## badicecream
module badicecream(input         Clk,                 
                             Reset,               
                             frame_clk,           
                input [10:0]   DrawX, DrawY ,    
				input [15:0]   keycode,				  
               	output logic is_BI	,			 
				output logic [10:0] BI_X, BI_Y,
				input logic up_wall, down_wall , left_wall, right_wall,
				output logic [10:0] BI_X_Pos, BI_Y_Pos,
				output logic [5:0] BI_BlkX_Pos, BI_BlkY_Pos
              );
==> flow/config.mk <==
export PLATFORM = sky130hd
export DESIGN_NAME = badicecream
export DESIGN_NICKNAME = badicecream
export VERILOG_FILES = /design/flow/design.v
export SDC_FILE = /design/flow/constraint.sdc
export NUM_CORES = 4
export LEC_CHECK = 0
export CAP_MARGIN = 35
export CELL_PAD_IN_SITES_DETAIL_PLACEMENT = 2
export CORE_MARGIN = 5
export CORE_UTILIZATION = 27
export CTS_CLUSTER_SIZE = 10
export GPL_ROUTABILITY_DRIVEN = 0
export MIN_ROUTING_LAYER = met2
export SLEW_MARGIN = 20
export TNS_END_PERCENT = 60
==> flow/constraint.sdc <==
create_clock -name core_clock -period 11.7 [get_ports {Clk}]
set_input_delay 2.3400 -clock core_clock [delete_from_list [all_inputs] [get_ports {Clk}]]
set_output_delay 2.3400 -clock core_clock [all_outputs]
set_load 0.01 [all_outputs]
run.sh (not shown) runs the stock make flow with config.mk's settings and CLKGATE_MAP_FILE=.
Next try:
==> flow/config.mk (replaced) <==
export PLATFORM = sky130hd
export DESIGN_NAME = badicecream
export DESIGN_NICKNAME = badicecream
export VERILOG_FILES = /design/flow/design.v
export SDC_FILE = /design/flow/constraint.sdc
export NUM_CORES = 4
export LEC_CHECK = 0
export ABC_AREA = 1
export CAP_MARGIN = 20
export CORE_MARGIN = 2
export CORE_UTILIZATION = 62
export SETUP_SLACK_MARGIN = 0.2
export SLEW_MARGIN = 20
==> flow/constraint.sdc (replaced) <==
create_clock -name core_clock -period 4.29 [get_ports {Clk}]
set_input_delay 0.8580 -clock core_clock [delete_from_list [all_inputs] [get_ports {Clk}]]
set_output_delay 0.8580 -clock core_clock [all_outputs]
set_load 0.01 [all_outputs]
Effect: The changed run finished with negative setup slack left. Wire length went up by 61%. Die size went down by 56%. Worst setup slack got worse by 2800 ps. Sequential share of layout area went down by 3.9 points. Critical path depth went up by 7. Power went up to 2.9 times its value.
Next try:
--- a/flow/config.mk
+++ b/flow/config.mk
@@ -8 +7,0 @@
-export ABC_AREA = 1
@@ -11,2 +10 @@
-export CORE_UTILIZATION = 62
-export SETUP_SLACK_MARGIN = 0.2
+export CORE_UTILIZATION = 64
==> flow/constraint.sdc (replaced) <==
create_clock -name core_clock -period 5.69 [get_ports {Clk}]
set_input_delay 1.1380 -clock core_clock [delete_from_list [all_inputs] [get_ports {Clk}]]
set_output_delay 1.1380 -clock core_clock [all_outputs]
set_load 0.01 [all_outputs]
With this change the flow aborted during global routing (5_1_grt) (ODB-0269); synthesized area is lower by 6.1%; die area is lower by 8.7%; synthesized cell count is lower by 22%.
Next try:
--- a/flow/config.mk
+++ b/flow/config.mk
@@ -10 +10,3 @@
-export CORE_UTILIZATION = 64
+export CORE_UTILIZATION = 68
+export CTS_CLUSTER_DIAMETER = 37
+export SETUP_SLACK_MARGIN = 1.58
==> flow/constraint.sdc (replaced) <==
create_clock -name core_clock -period 8.01 [get_ports {Clk}]
set_input_delay 1.6020 -clock core_clock [delete_from_list [all_inputs] [get_ports {Clk}]]
set_output_delay 1.6020 -clock core_clock [all_outputs]
set_load 0.01 [all_outputs]
The changed run finished with timing, DRC and antenna clean.
Synthesized cell count stays the same.
Die size decreases by 5.7%.
Synthesized area is unchanged.
Next try:
--- a/flow/config.mk
+++ b/flow/config.mk
@@ -10 +10 @@
-export CORE_UTILIZATION = 68
+export CORE_UTILIZATION = 70
@@ -12 +12,2 @@
-export SETUP_SLACK_MARGIN = 1.58
+export CTS_CLUSTER_SIZE = 22
+export SETUP_SLACK_MARGIN = 2.16
The changed run ended with an error in global routing (5_1_grt) on GRT-0116.
Die area is lower by a few percent.
Area after synthesis stays the same.
Synthesized cell count does not change.
Next try:
--- a/flow/config.mk
+++ b/flow/config.mk
@@ -10,4 +10,2 @@
-export CORE_UTILIZATION = 70
-export CTS_CLUSTER_DIAMETER = 37
-export CTS_CLUSTER_SIZE = 22
-export SETUP_SLACK_MARGIN = 2.16
+export CORE_UTILIZATION = 66
+export SETUP_SLACK_MARGIN = 0.2
==> flow/constraint.sdc (replaced) <==
create_clock -name core_clock -period 7.72 [get_ports {Clk}]
set_input_delay 1.5440 -clock core_clock [delete_from_list [all_inputs] [get_ports {Clk}]]
set_output_delay 1.5440 -clock core_clock [all_outputs]
set_load 0.01 [all_outputs]
Effect: The changed run finished with negative setup slack left. Die size is higher by a few percent. Area after synthesis does not change. Synthesized cell count does not change.


The RTL this note starts from:
==> flow/design.v <==
module badicecream(input         Clk,                 
                             Reset,               
                             frame_clk,           
                input [10:0]   DrawX, DrawY ,    
				input [15:0]   keycode,				  
               	output logic is_BI	,			 
				output logic [10:0] BI_X, BI_Y,
				input logic up_wall, down_wall , left_wall, right_wall,
				output logic [10:0] BI_X_Pos, BI_Y_Pos,
				output logic [5:0] BI_BlkX_Pos, BI_BlkY_Pos
              );
	enum logic[2:0] { 
					 right=3'b000, 
					 left=3'b001,
					 up=3'b010,
					 down=3'b011,
					 Halted=3'b100} Dir, Dir_in, Dir_delayed, Dir_delayed_in;
    parameter [10:0] BI_X_Corner = 11'd64;   
    parameter [10:0] BI_Y_Corner = 11'd95;   
    parameter [5:0] BI_Blk_X_Corner = 6'd1;   
    parameter [5:0] BI_Blk_Y_Corner = 6'd1;   
    parameter [10:0] BI_X_Step = 10'd1;       
    parameter [10:0] BI_Y_Step = 10'd1;       
    parameter  BI_sizeX = 6'd32;         
	parameter  BI_sizeY = 6'd48;
	logic [5:0] frame_counter, per_frame_counter;   
	logic [5:0] frame_counter_in, per_frame_counter_in;
	logic [5:0] pace_counter, pace_counter_in;
    logic [10:0] BI_X_Motion, BI_Y_Motion;
    logic [10:0] BI_X_Pos_in, BI_X_Motion_in, BI_Y_Pos_in, BI_Y_Motion_in;
	logic [5:0] BI_BlkX_Pos_in, BI_BlkY_Pos_in;
	logic [2:0] health;
	assign health = 3'd1;    
    logic frame_clk_delayed, frame_clk_rising_edge;
   always_ff @ (posedge Clk) 
	begin
        frame_clk_delayed <= frame_clk;
        frame_clk_rising_edge <= (frame_clk == 1'b1) && (frame_clk_delayed == 1'b0);
		if (Reset)
		begin
			frame_counter <= 6'b0;
			per_frame_counter <= 6'b0;
		end
		else
		begin
			frame_counter <= frame_counter_in;
			per_frame_counter <=  per_frame_counter_in;
		end
    end
	always_comb
	begin
		frame_counter_in = frame_counter;
		per_frame_counter_in = per_frame_counter;
		if (frame_clk_rising_edge)    
		begin
		per_frame_counter_in = per_frame_counter+6'b1;
		if((per_frame_counter) == 6'b000111)  
			begin
				per_frame_counter_in=6'b0;
				frame_counter_in = frame_counter+6'b1;
				if((frame_counter ) == 6'b100)  
				begin
					frame_counter_in=6'b0;
				end
			end
		end
	end
    always_ff @ (posedge Clk)
    begin
        if (Reset)
        begin
            BI_X_Pos <= BI_X_Corner;
            BI_Y_Pos <= BI_Y_Corner;
			BI_BlkX_Pos <= BI_Blk_X_Corner;
			BI_BlkY_Pos <= BI_Blk_Y_Corner;
            BI_X_Motion <= 10'd0;
            BI_Y_Motion <= 10'd0;
			pace_counter <= 6'd0;
				Dir <= Halted;
				Dir_delayed <= down;
        end
        else
        begin
			pace_counter <= pace_counter_in;
            BI_X_Pos <= BI_X_Pos_in;
            BI_Y_Pos <= BI_Y_Pos_in;
            BI_X_Motion <= BI_X_Motion_in;
            BI_Y_Motion <= BI_Y_Motion_in;
			BI_BlkX_Pos <= BI_BlkX_Pos_in;
			BI_BlkY_Pos <= BI_BlkY_Pos_in;
			Dir <= Dir_in;
			Dir_delayed <= Dir_delayed_in;
        end
    end
    always_comb
    begin
		pace_counter_in = pace_counter;
        BI_X_Pos_in = BI_X_Pos;
        BI_Y_Pos_in = BI_Y_Pos;
		BI_X_Motion_in = BI_X_Motion;
		BI_Y_Motion_in = BI_Y_Motion;
        BI_BlkX_Pos_in = BI_BlkX_Pos;    
        BI_BlkY_Pos_in = BI_BlkY_Pos;
		Dir_in = Dir;
		Dir_delayed_in = Dir_delayed;
		if(health != 0)
		begin
			if (frame_clk_rising_edge)
			begin
            	BI_X_Pos_in = BI_X_Pos + BI_X_Motion_in;
            	BI_Y_Pos_in = BI_Y_Pos + BI_Y_Motion_in;
				if (Dir == Halted)  
				begin
					if ((keycode[7:0] == 8'd26) || ((keycode[15:8] == 8'd26 )))  
					begin
						Dir_delayed_in = up;
						if(up_wall)
						begin
							BI_Y_Motion_in = 0;
							BI_X_Motion_in = 0;
							Dir_in = Halted;
						end
						else
						begin
							BI_Y_Motion_in = -BI_Y_Step;
							BI_X_Motion_in = 0;
							Dir_in = up;	
						end
					end
					else if (((keycode[7:0] == 8'd4) || keycode[15:8] == 8'd4 ))  
						begin
							Dir_delayed_in = left;
							if (left_wall)			
							begin
								BI_X_Motion_in = 0;
								BI_Y_Motion_in = 0;
								Dir_in = Halted;
							end
							else
							begin
								BI_Y_Motion_in = 0;
								BI_X_Motion_in = -BI_X_Step;
								Dir_in = left;
							end
						end
					else if((keycode[7:0] == 8'd22) || ((keycode[15:8] == 8'd22 )))  
						begin
							Dir_delayed_in = down;
							if (down_wall) 
							begin
								BI_Y_Motion_in = 0;
								BI_X_Motion_in = 0;
							Dir_in = Halted;
							end
							else
							begin
								BI_Y_Motion_in = BI_Y_Step;
								BI_X_Motion_in = 0;
								Dir_in = down;
							end
						end
					else if (((keycode[7:0]) == 8'd7) || ((keycode[15:8]) == 8'd7))  
						begin
							Dir_delayed_in = right;
							if(right_wall) 
							begin
								BI_X_Motion_in = 0;
								BI_Y_Motion_in = 0;
								Dir_in = Halted;
							end
							else
							begin
								BI_Y_Motion_in = 0;
								BI_X_Motion_in = BI_X_Step;
								Dir_in = right;	
							end
						end
					else
						begin              
						end
				end
				else  
				begin
					pace_counter_in = pace_counter + 6'd1;
					if(pace_counter == 6'd31)
					begin
						pace_counter_in = 6'd0;
						case(Dir)
							left:
							begin
								BI_BlkX_Pos_in = BI_BlkX_Pos -1;
							end
							right:
							begin
								BI_BlkX_Pos_in = BI_BlkX_Pos +1;
							end
							up:
							begin
								BI_BlkY_Pos_in = BI_BlkY_Pos -1;
							end
							down:
							begin
								BI_BlkY_Pos_in = BI_BlkY_Pos +1;
							end
							default:
							begin
								BI_BlkY_Pos_in = 0;  
							end
						endcase
						Dir_in = Halted;
						BI_Y_Motion_in = 0;
						BI_X_Motion_in = 0;						
					end
				end
			end
        end
    end
    int DistX, DistY, Size;
    assign DistX = DrawX - BI_X_Pos;
    assign DistY = DrawY - BI_Y_Pos;
    always_comb begin
		   if (DistX < BI_sizeX && DistX >= 0 && DistY<=0 && -DistY < BI_sizeY)
		  begin
        is_BI = 1'b1;
				BI_X = DrawX - BI_X_Pos+({5'b0, frame_counter}*32);
				BI_Y = DrawY - BI_Y_Pos+BI_sizeY-1+ Dir_delayed_in*48;
		  end
        else
		  begin
        is_BI = 1'b0;
				BI_X = 0;
				BI_Y = 0;
        end
    end
endmodule
make LEC_CHECK=0 CAP_MARGIN=0 CORE_MARGIN=2 CORE_UTILIZATION=65 CTS_CLUSTER_DIAMETER=37 SETUP_SLACK_MARGIN=1.58 SLEW_MARGIN=20 finish   # period 5.3 ns
The baseline finished with negative setup slack left.
Then changed:
CAP_MARGIN = 20   (was 0)
CORE_UTILIZATION = 12   (was 65)
CTS_CLUSTER_DIAMETER = default   (was 37)
SETUP_SLACK_MARGIN = 0.2   (was 1.58)
clock period = 8.45 ns   (was 5.3 ns; I/O delays follow)
Result: The changed run passed the timing, design-rule and antenna checks. Hold slack improved by 0.011 ns. Synthesized area does not change. Wire length goes down by 30%.
Then changed:
ABC_AREA = 1   (was default)
CORE_UTILIZATION = 72   (was 12)
CTS_CLUSTER_SIZE = 100   (was default)
clock period = 6.28 ns   (was 8.45 ns; I/O delays follow)
The new run ended with an error in clock tree synthesis (4_1_cts).
Synthesized area came out higher by 6.5%.
Die area came out lower by 81%.
Synthesized cell count came out higher by 29%.
Then changed:
CTS_CLUSTER_DIAMETER = 391   (was default)
CTS_CLUSTER_SIZE = 96   (was 100)
PLACE_DENSITY = 0.86   (was default)
clock period = 4.01 ns   (was 6.28 ns; I/O delays follow)
This time the run died in detailed placement (3_5_place_dp).
Synthesized area stays the same.
Die size is unchanged.
Synthesized cell count stays the same.
Then changed:
ABC_AREA = default   (was 1)
CORE_UTILIZATION = 40   (was 72)
CTS_CLUSTER_DIAMETER = default   (was 391)
CTS_CLUSTER_SIZE = default   (was 96)
PLACE_DENSITY = default   (was 0.86)
clock period = 7.72 ns   (was 4.01 ns; I/O delays follow)
=> This time the run went through all stages and came out clean. Synthesized cell count decreases by 22%. Die size increases by 66%. Area after synthesis shrinks by 6.1%.
Then changed:
ABC_AREA = 1   (was default)
CORE_UTILIZATION = 59   (was 40)
CTS_CLUSTER_DIAMETER = 371   (was default)
CTS_CLUSTER_SIZE = 100   (was default)
clock period = 4.35 ns   (was 7.72 ns; I/O delays follow)
The changed run produced a layout that fails on negative setup slack.
Combinational power rose by 150%.
Routed wire length rose by 81%.
Total power rose by 77%.
Power figures rest on the tool's default switching activity, not on a simulated workload.
